==> flow/design.v (excerpt) <==
module alu16_top(clk, valA, valB, aluop, sub, lr, cc, result);
For scale: ~980 cells after synthesis, about 57 flip-flops, roughly 59 I/O pins, roughly 0.0060 mm^2 of cells after synthesis.
export LEC_CHECK = 0
export ABC_AREA = 1
export CAP_MARGIN = 0
export CORE_ASPECT_RATIO = 1.17
export CORE_MARGIN = 2
export CORE_UTILIZATION = 71
export CTS_CLUSTER_DIAMETER = 47
export CTS_CLUSTER_SIZE = 25
export GPL_ROUTABILITY_DRIVEN = 1
export MAX_ROUTING_LAYER = met4
export MIN_ROUTING_LAYER = met1
export PLACE_DENSITY_LB_ADDON = 0.27
export SETUP_SLACK_MARGIN = 0.46
export SLEW_MARGIN = 20
create_clock -name core_clock -period 3.6 [get_ports {clk}]
run.sh (not shown) runs the stock make flow with config.mk's settings and CLKGATE_MAP_FILE=.
The first run aborted during global routing (GRT-0232).
Edit:
Settings changed: CAP_MARGIN 0 to 20, CORE_UTILIZATION 71 to 64, CTS_CLUSTER_DIAMETER 47 to unset, CTS_CLUSTER_SIZE 25 to unset, MAX_ROUTING_LAYER met4 to unset, PLACE_DENSITY_LB_ADDON 0.27 to unset, SETUP_SLACK_MARGIN 0.46 to unset.
Clock period 3.6 ns to 2.88 ns, I/O delays scaled along.
What happened:
- The new run stopped in global routing, error GRT-0232
- area after synthesis stays the same
- synthesized cell count is unchanged
- die size rose by roughly a tenth
Edit:
Settings changed: ABC_AREA 1 to unset, CORE_ASPECT_RATIO 1.17 to unset, CORE_UTILIZATION 64 to 40, GPL_ROUTABILITY_DRIVEN 1 to unset, MIN_ROUTING_LAYER met1 to unset.
Clock period 2.88 ns to 4.7 ns, I/O delays scaled along.
Now the flow finished with timing, DRC and antenna clean.
Synthesized area grows by 12%.
Die area rises by about 75%.
Synthesized cell count is lower by 12%.
Edit:
Settings changed: CORE_UTILIZATION 40 to 25.
Clock period 4.7 ns to 4.55 ns, I/O delays scaled along.
=> The changed run finished clean. Clock power rose by 16%. Clock-buffer cell count came out lower by 1. Worst setup slack improves by 0.023 ns. Synthesized cell count stays the same. Global-route usage went down by 10 points. Cell count came out higher by 13%. Hold slack is better by 0.040 ns. Core utilization fell by 17 points. Total power came out higher by 9.5%.

---

run 1:
Starting RTL as in the previous note.
Settings: LEC_CHECK=0, ABC_AREA=1, CAP_MARGIN=10, CORE_MARGIN=2, CORE_UTILIZATION=72, CTS_CLUSTER_DIAMETER=199, CTS_CLUSTER_SIZE=97, PLACE_DENSITY=0.4, SETUP_SLACK_MARGIN=0.11, SLEW_MARGIN=20; clock period 3.31 ns.
Run 1 is listed as incomplete: the tool reported an error in global routing and the run ended there.
The inputs of run 2 differ from those of run 1 as listed below.
- CTS_CLUSTER_SIZE now 100, was 97
- SETUP_SLACK_MARGIN no longer set, was 0.11
- CTS_CLUSTER_DIAMETER now 392, was 199
- CAP_MARGIN now 20, was 10
- PLACE_DENSITY no longer set, was 0.4
- the clock period (ns, I/O delays scaled along) now 2.22, was 3.31
Notes after the runs:
Comparing run 2 against run 1, there is no change at all in die area. Run 2 -> run 1: number of nets at floorplan delta 0, exact match. Diff run 1 -> run 2: share of synthesized registers carrying an async set or reset has remained practically unchanged, count of mapped cells out of synthesis closely matched the old numbers. Port buffer count came out exactly the same in run 1 and run 2. Any difference in post-synthesis share of cell area spent on xor and xnor gates between run 1 and run 2 is small enough to ignore. Looking at routability congestion estimate, run 2 sits above run 1. Area of the synthesized netlist per yosys stat: run 2 vs run 1 identical. Run 2 terminated abnormally: detailed placement reported DPL-0033. Compared run 1 against run 2; total standard cell area after synthesis within noise.
--- input diff run 2..run 3 ---
- clearing ABC_AREA, which used to be 1
- clearing CTS_CLUSTER_SIZE, which used to be 100
- clearing CTS_CLUSTER_DIAMETER, which used to be 392
- swapping 72 for 61 in CORE_UTILIZATION
- swapping 2.22 for 2.27 in the clock period (ns, I/O delays scaled along)
==> results <==
Simple-gate portion of the synthesized area on run 3 is down relative to run 2.
Diff run 2 -> run 3 | horizontal extent of the die | up by more than 10%
On initial core utilization: between run 2 and run 3, it ends up higher for run 2.
Comparing run 3 against run 2, there is no change at all in post-synthesis register bit count.
Of the two values seen for largest combinational cell category by area, simple AND/OR/NAND/NOR gates was produced by run 2 and AND-OR/OR-AND gates by run 3.
No final results exist for run 3, since it was stopped by error GRT-0116 during global routing.
Run 2 | ERROR | detailed placement
Lower synthesized area was reported by run 2, not run 3.
[inputs] run 4 vs run 3
- SETUP_SLACK_MARGIN: unset -> 0.6
- CORE_UTILIZATION: 61 -> 40
- MAX_ROUTING_LAYER: unset -> met4
- the clock period (ns, I/O delays scaled along): 2.27 -> 4.7
## What came out
Run 4 completed end to end with timing, DRC and antenna clean.
Run 3 did not finish; the tool stopped in global routing with error GRT-0116.
Comparing run 4 against run 3, there is no change at all in Yosys chip area.
Delta (run 4 minus run 3): vertical die size higher; chip area higher; and-or/or-and share of the synthesized area roughly the same; simple-gate share of the synthesized area roughly the same.
Comparing run 3 against run 4, there is no change at all in fraction of synthesized area in multiplexers.
In the reports for run 3 and run 4, the larger post-cts resize count belongs to run 3.
Relative to run 4, the following input files were edited for run 5:
- a deleted MAX_ROUTING_LAYER that had been met4
- an added CTS_CLUSTER_SIZE of 98
- a change of SETUP_SLACK_MARGIN from 0.6 to -0.44
- an added CORE_ASPECT_RATIO of 0.51
- an added CTS_CLUSTER_DIAMETER of 385
- Run 5 ended with every stage complete and zero timing, DRC or antenna violations.
- Delta(sum of met3 wire segment lengths after detailed routing, run 5 - run 4) > 0
- Comparing run 4 against run 5, there is no change at all in proportion of register bits with asynchronous set or reset after synthesis.
- In run 5, met2 track utilization from global routing is higher than in run 4.
- In the metrics for run 5 and run 4, the one carrying the lower overall power is run 5.
--- input diff run 5..run 6 ---
- changing SETUP_SLACK_MARGIN from -0.44 to -0.3
- changing CTS_CLUSTER_SIZE from 98 to 64
- changing CORE_UTILIZATION from 40 to 57
- removing CTS_CLUSTER_DIAMETER (formerly 385)
- removing CORE_ASPECT_RATIO (formerly 0.51)
- changing the clock period (ns, I/O delays scaled along) from 4.7 to 3.41
## What came out
- Summary: with run 5 as the reference, via count in run 6 moved up by more than 10%.
- Taking run 5 as the reference, in run 6 routed length per instance went down about 7%, cell count now sits higher.
- [run 6] number of detailed-routing iterations run before antenna repair rose 1 relative to run 5
- | part of the total power dissipated in the clock network | lower: run 6 |
- Compared with run 5, in run 6 met1 demand-to-capacity share in global routing now sits higher; part of the power in combinational logic now sits higher; critical path data required time now sits lower; total power now sits higher.
- Across both runs, instance count along the most critical hold path was lower for run 6 than for run 5.
- Finished, but not clean: run 6, with setup timing.
- On run 6: post-CTS repair timing setup buffer count is 4 higher than what run 5 gave.

---

Setup of fjord:
Starting RTL as in the previous note.
Settings: LEC_CHECK=0, CAP_MARGIN=10, CELL_PAD_IN_SITES_GLOBAL_PLACEMENT=3, CORE_ASPECT_RATIO=1.23, CORE_MARGIN=4, CORE_UTILIZATION=40, CTS_CLUSTER_SIZE=25, GPL_ROUTABILITY_DRIVEN=0, GPL_TIMING_DRIVEN=0, MAX_ROUTING_LAYER=met4, MIN_ROUTING_LAYER=met1, SLEW_MARGIN=35, TNS_END_PERCENT=55; clock period 4.7 ns.
Inputs modified between fjord and quartz:
- clearing CORE_ASPECT_RATIO, which used to be 1.23
- clearing GPL_ROUTABILITY_DRIVEN, which used to be 0
- clearing CTS_CLUSTER_SIZE, which used to be 25
- swapping 35 for 20 in SLEW_MARGIN
- clearing CELL_PAD_IN_SITES_GLOBAL_PLACEMENT, which used to be 3
- swapping 10 for 20 in CAP_MARGIN
- clearing MIN_ROUTING_LAYER, which used to be met1
- clearing TNS_END_PERCENT, which used to be 55
- clearing MAX_ROUTING_LAYER, which used to be met4
- clearing GPL_TIMING_DRIVEN, which used to be 0
- swapping 4 for 2 in CORE_MARGIN
- swapping 4.7 for 4.55 in the clock period (ns, I/O delays scaled along)
- quartz finished all stages; the layout is clean.
- On fmax, the lower figure sits with fjord, not quartz.
- quartz: final cycle utilization of the critical path is 3.5 points lower than what fjord reported.
- The worst IR drop on VDD reported for quartz is smaller than that of fjord by about 9%.
- Via count on quartz is down relative to fjord.
- Amount of wire on met3 after detailed routing ended up 4.8% higher on quartz than on fjord.
- On final cell count without fillers, fjord and quartz are neck and neck.
- Delta (quartz minus fjord): combinational share of cell area now smaller; combinational share of power dropped 4.0 points; routed wire length lower; per-cell via count in the routed design now sits lower.
- Going from fjord to quartz, the critical path data required time was found to have gone down by 0.14 ns.
[inputs] maple vs quartz
- changing CORE_UTILIZATION from 40 to 63
- setting SETUP_SLACK_MARGIN to -0.33 for the first time
- setting CTS_CLUSTER_DIAMETER to 41 for the first time
- changing the clock period (ns, I/O delays scaled along) from 4.55 to 4.0
Notes after the runs:
- In the tables for quartz and maple, wire length reads higher with quartz.
- Highest routing layer actually used: met5 -> maple, met4 -> quartz
- Delta(non-clock buffer count, maple - quartz) > 0
- As far as area after synthesis goes, maple and quartz are indistinguishable; the numbers are identical.
- The layout from maple, despite a flow that completed every stage, fails the layout checks, with the failing checks listed as setup timing.
- Re met3 track demand over resource in global routing: quartz was lower than maple.
- Looking at clock latency reported for the late side of the worst-skew pair, maple sits 0.02 ns above quartz.
Input-level comparison between violet and maple:
- a deleted CTS_CLUSTER_DIAMETER that had been 41
- a change of CAP_MARGIN from 20 to 10
- a deleted SETUP_SLACK_MARGIN that had been -0.33
- a change of CORE_UTILIZATION from 63 to 72
- an added ABC_AREA of 1
- a change of the clock period (ns, I/O delays scaled along) from 4.0 to 4.29
==> results <==
Design area on violet is down relative to maple.
Per the final summary, violet finished and its layout is clean on timing, DRC and antenna.
Against maple, violet reports a combinational power share that is lower.
Summary of the comparison: power share of the clock group is higher in violet, relative to maple.
The inputs of ember differ from those of violet as listed below.
- SETUP_SLACK_MARGIN now 0.43, previously not set
- ABC_AREA now 0, was 1
- CORE_ASPECT_RATIO now 1.17, previously not set
- MIN_ROUTING_LAYER now met1, previously not set
- GPL_ROUTABILITY_DRIVEN now 1, previously not set
- the clock period (ns, I/O delays scaled along) now 6.38, was 4.29
## What came out
- ember against violet: register-to-register slack now sits higher; power now sits lower; synthesized cell count now sits lower; detailed-routed wire length on met2 now sits higher; synthesized cell area now sits higher.
- Compare violet and ember | post-synthesis compound-gate area fraction lower: violet
- The global placement routability congestion in ember sits 23% above the value recorded for violet.
- In ember the total routing resource utilization after global routing turned out 3.3 points higher than in violet.
- Diff violet -> ember: worst slew margin relative to its limit now sits lower; cell count now sits lower.
- Against violet, ember comes in 0.11 ns higher on worst hold slack.
Here is what was changed in the inputs of amber compared with ember.
- CORE_UTILIZATION changed from 72 to 57
- CAP_MARGIN changed from 10 to 20
- SETUP_SLACK_MARGIN changed from 0.43 to 1.23
- ABC_AREA changed from 0 to 1
- CORE_ASPECT_RATIO changed from 1.17 to 1.78
- GPL_TIMING_DRIVEN newly set to 0
- PLACE_DENSITY_LB_ADDON newly set to 0.14
--- outcome ---
- Run comparison: ember combinational family with the most area after synthesis AND-OR/OR-AND gates; amber combinational family with the most area after synthesis simple AND/OR/NAND/NOR gates
- Re number of DRC violations after detailed routing: no difference whatsoever between ember and amber.
- Taking ember as the reference point, the starting density of the core of amber falls by 15 points.
- Taking ember as the reference, in amber worst setup margin went up by 0.37 ns, flip-flop and latch area went down by 6.3 um2.
- Comparing amber and ember, the lower sequential cell area share is on ember.

---

Starting RTL as in the previous note.
Settings: LEC_CHECK=0, CAP_MARGIN=20, CORE_ASPECT_RATIO=1.79, CORE_MARGIN=2, CORE_UTILIZATION=68, CTS_CLUSTER_DIAMETER=220, CTS_CLUSTER_SIZE=98, SETUP_SLACK_MARGIN=-0.44, SLEW_MARGIN=20; clock period 4.7 ns.
The baseline stopped in 5_1_grt on GRT-0116.
Next try:
- CORE_UTILIZATION: 68 -> 40
- CTS_CLUSTER_DIAMETER: 220 -> 395
- TNS_END_PERCENT: not set -> 20
=>
- The new run finished clean
- area after synthesis is unchanged
- die area goes up by well over a third
- synthesized cell count stays the same
Next try:
- CORE_ASPECT_RATIO: 1.79 -> not set
- CORE_UTILIZATION: 40 -> 68
- CTS_CLUSTER_DIAMETER: 395 -> 246
- CTS_CLUSTER_SIZE: 98 -> 37
- SETUP_SLACK_MARGIN: -0.44 -> not set
- TNS_END_PERCENT: 20 -> not set
- clock period: 4.7 -> 2.27 ns (I/O delays scaled with it)
Outcome: The new run aborted during 4_1_cts on DPL-0038; die area is lower by 40%; synthesized cell count is unchanged; area after synthesis stays the same.

---

P:
Starting RTL as in the previous note.
clock: 3.1 ns
lec_check: 0
cap_margin: 15
cell_pad_in_sites_detail_placement: 2
core_margin: 2
core_utilization: 40
gpl_timing_driven: 1
hold_slack_margin: 0.12
max_routing_layer: met4
min_routing_layer: met2
place_density_lb_addon: 0.27
slew_margin: 20
FAIL P @ detailed placement (3_5_place_dp): tool exited with error
What Q does differently from P at the input level:
Settings: CORE_UTILIZATION changed from 40 to 13; MIN_ROUTING_LAYER removed (was met2); MAX_ROUTING_LAYER removed (was met4); HOLD_SLACK_MARGIN removed (was 0.12); CAP_MARGIN changed from 15 to 20; GPL_TIMING_DRIVEN removed (was 1); CELL_PAD_IN_SITES_DETAIL_PLACEMENT removed (was 2); PLACE_DENSITY_LB_ADDON removed (was 0.27); the clock period (ns, I/O delays scaled along) changed from 3.1 to 5.01.
## What came out
The area of the core region in Q is 3.1 times that in P.
Q finished every stage and its layout cleared the timing, DRC and antenna checks.
P -> Q: sequential element share of the synthesized area delta 0, exact match
Note that the routability congestion estimate recorded for P amounts to 1.12 times the value seen in Q.
Max die size across Q and P: Q
What R does differently from Q at the input level:
Settings: swapping 13 for 57 in CORE_UTILIZATION; putting SETUP_SLACK_MARGIN at 0.97 where nothing was set; swapping 5.01 for 3.41 in the clock period (ns, I/O delays scaled along).
Notes after the runs:
- R failed in global routing (5_1_grt) with GRT-0232.
- From Q to R, synthesized cell area did not move at all.
- As far as post-synthesis net count goes, R and Q are indistinguishable; the numbers are identical.
- Compared with Q, R shows die span in x lower by 51%.
Input-level comparison between S and R:
Settings: setting TNS_END_PERCENT to 5 for the first time; changing CORE_UTILIZATION from 57 to 65; removing SETUP_SLACK_MARGIN (formerly 0.97); setting CTS_CLUSTER_DIAMETER to 29 for the first time; setting CTS_CLUSTER_SIZE to 38 for the first time; changing the clock period (ns, I/O delays scaled along) from 3.41 to 3.82.
- STATUS run=S STAGES=ALL_DONE FINAL_CHECKS=FAILED CAUSE=negative setup slack
- Estimated wirelength of the detail-placed design (R / S): 1.10
- For the total number of placement rows, S came in 2 lower than R did.
- Summary — fraction of the core area occupied by cells at floorplan, S relative to R: higher, by 7.4 points.

---

alu16_top again, from the RTL that the note above started with.
==> flow/config.mk <==
export PLATFORM = sky130hd
export DESIGN_NAME = alu16_top
export DESIGN_NICKNAME = alu16_top
export VERILOG_FILES = /design/flow/design.v
export SDC_FILE = /design/flow/constraint.sdc
export NUM_CORES = 4
export LEC_CHECK = 0
export ABC_AREA = 1
export CAP_MARGIN = 0
export CORE_ASPECT_RATIO = 1.17
export CORE_MARGIN = 2
export CORE_UTILIZATION = 71
export CTS_CLUSTER_DIAMETER = 47
export CTS_CLUSTER_SIZE = 25
export GPL_ROUTABILITY_DRIVEN = 1
export HOLD_SLACK_MARGIN = 0.05
export MIN_ROUTING_LAYER = met1
export PLACE_DENSITY_LB_ADDON = 0.27
export SETUP_SLACK_MARGIN = 0.46
export SLEW_MARGIN = 20
==> flow/constraint.sdc <==
create_clock -name core_clock -period 3.6 [get_ports {clk}]
set_input_delay 0.7200 -clock core_clock [delete_from_list [all_inputs] [get_ports {clk}]]
set_output_delay 0.7200 -clock core_clock [all_outputs]
set_load 0.01 [all_outputs]
The starting point did not get past 5_1_grt (GRT-0116).
Then changed:
==> flow/config.mk (replaced) <==
export PLATFORM = sky130hd
export DESIGN_NAME = alu16_top
export DESIGN_NICKNAME = alu16_top
export VERILOG_FILES = /design/flow/design.v
export SDC_FILE = /design/flow/constraint.sdc
export NUM_CORES = 4
export LEC_CHECK = 0
export ABC_AREA = 1
export CAP_MARGIN = 20
export CORE_ASPECT_RATIO = 1.17
export CORE_MARGIN = 2
export CORE_UTILIZATION = 15
export GPL_ROUTABILITY_DRIVEN = 1
export MIN_ROUTING_LAYER = met1
export PLACE_DENSITY_LB_ADDON = 0.14
export SETUP_SLACK_MARGIN = 1.23
export SLEW_MARGIN = 20
==> flow/constraint.sdc (replaced) <==
create_clock -name core_clock -period 6.38 [get_ports {clk}]
set_input_delay 1.2760 -clock core_clock [delete_from_list [all_inputs] [get_ports {clk}]]
set_output_delay 1.2760 -clock core_clock [all_outputs]
set_load 0.01 [all_outputs]
=> With this change the flow went through all stages and came out clean. Synthesized area does not change. Die area grows to 4.5 times its value. Synthesized cell count is unchanged.
No activity file was given, so power comes from the tool's default toggle rates.
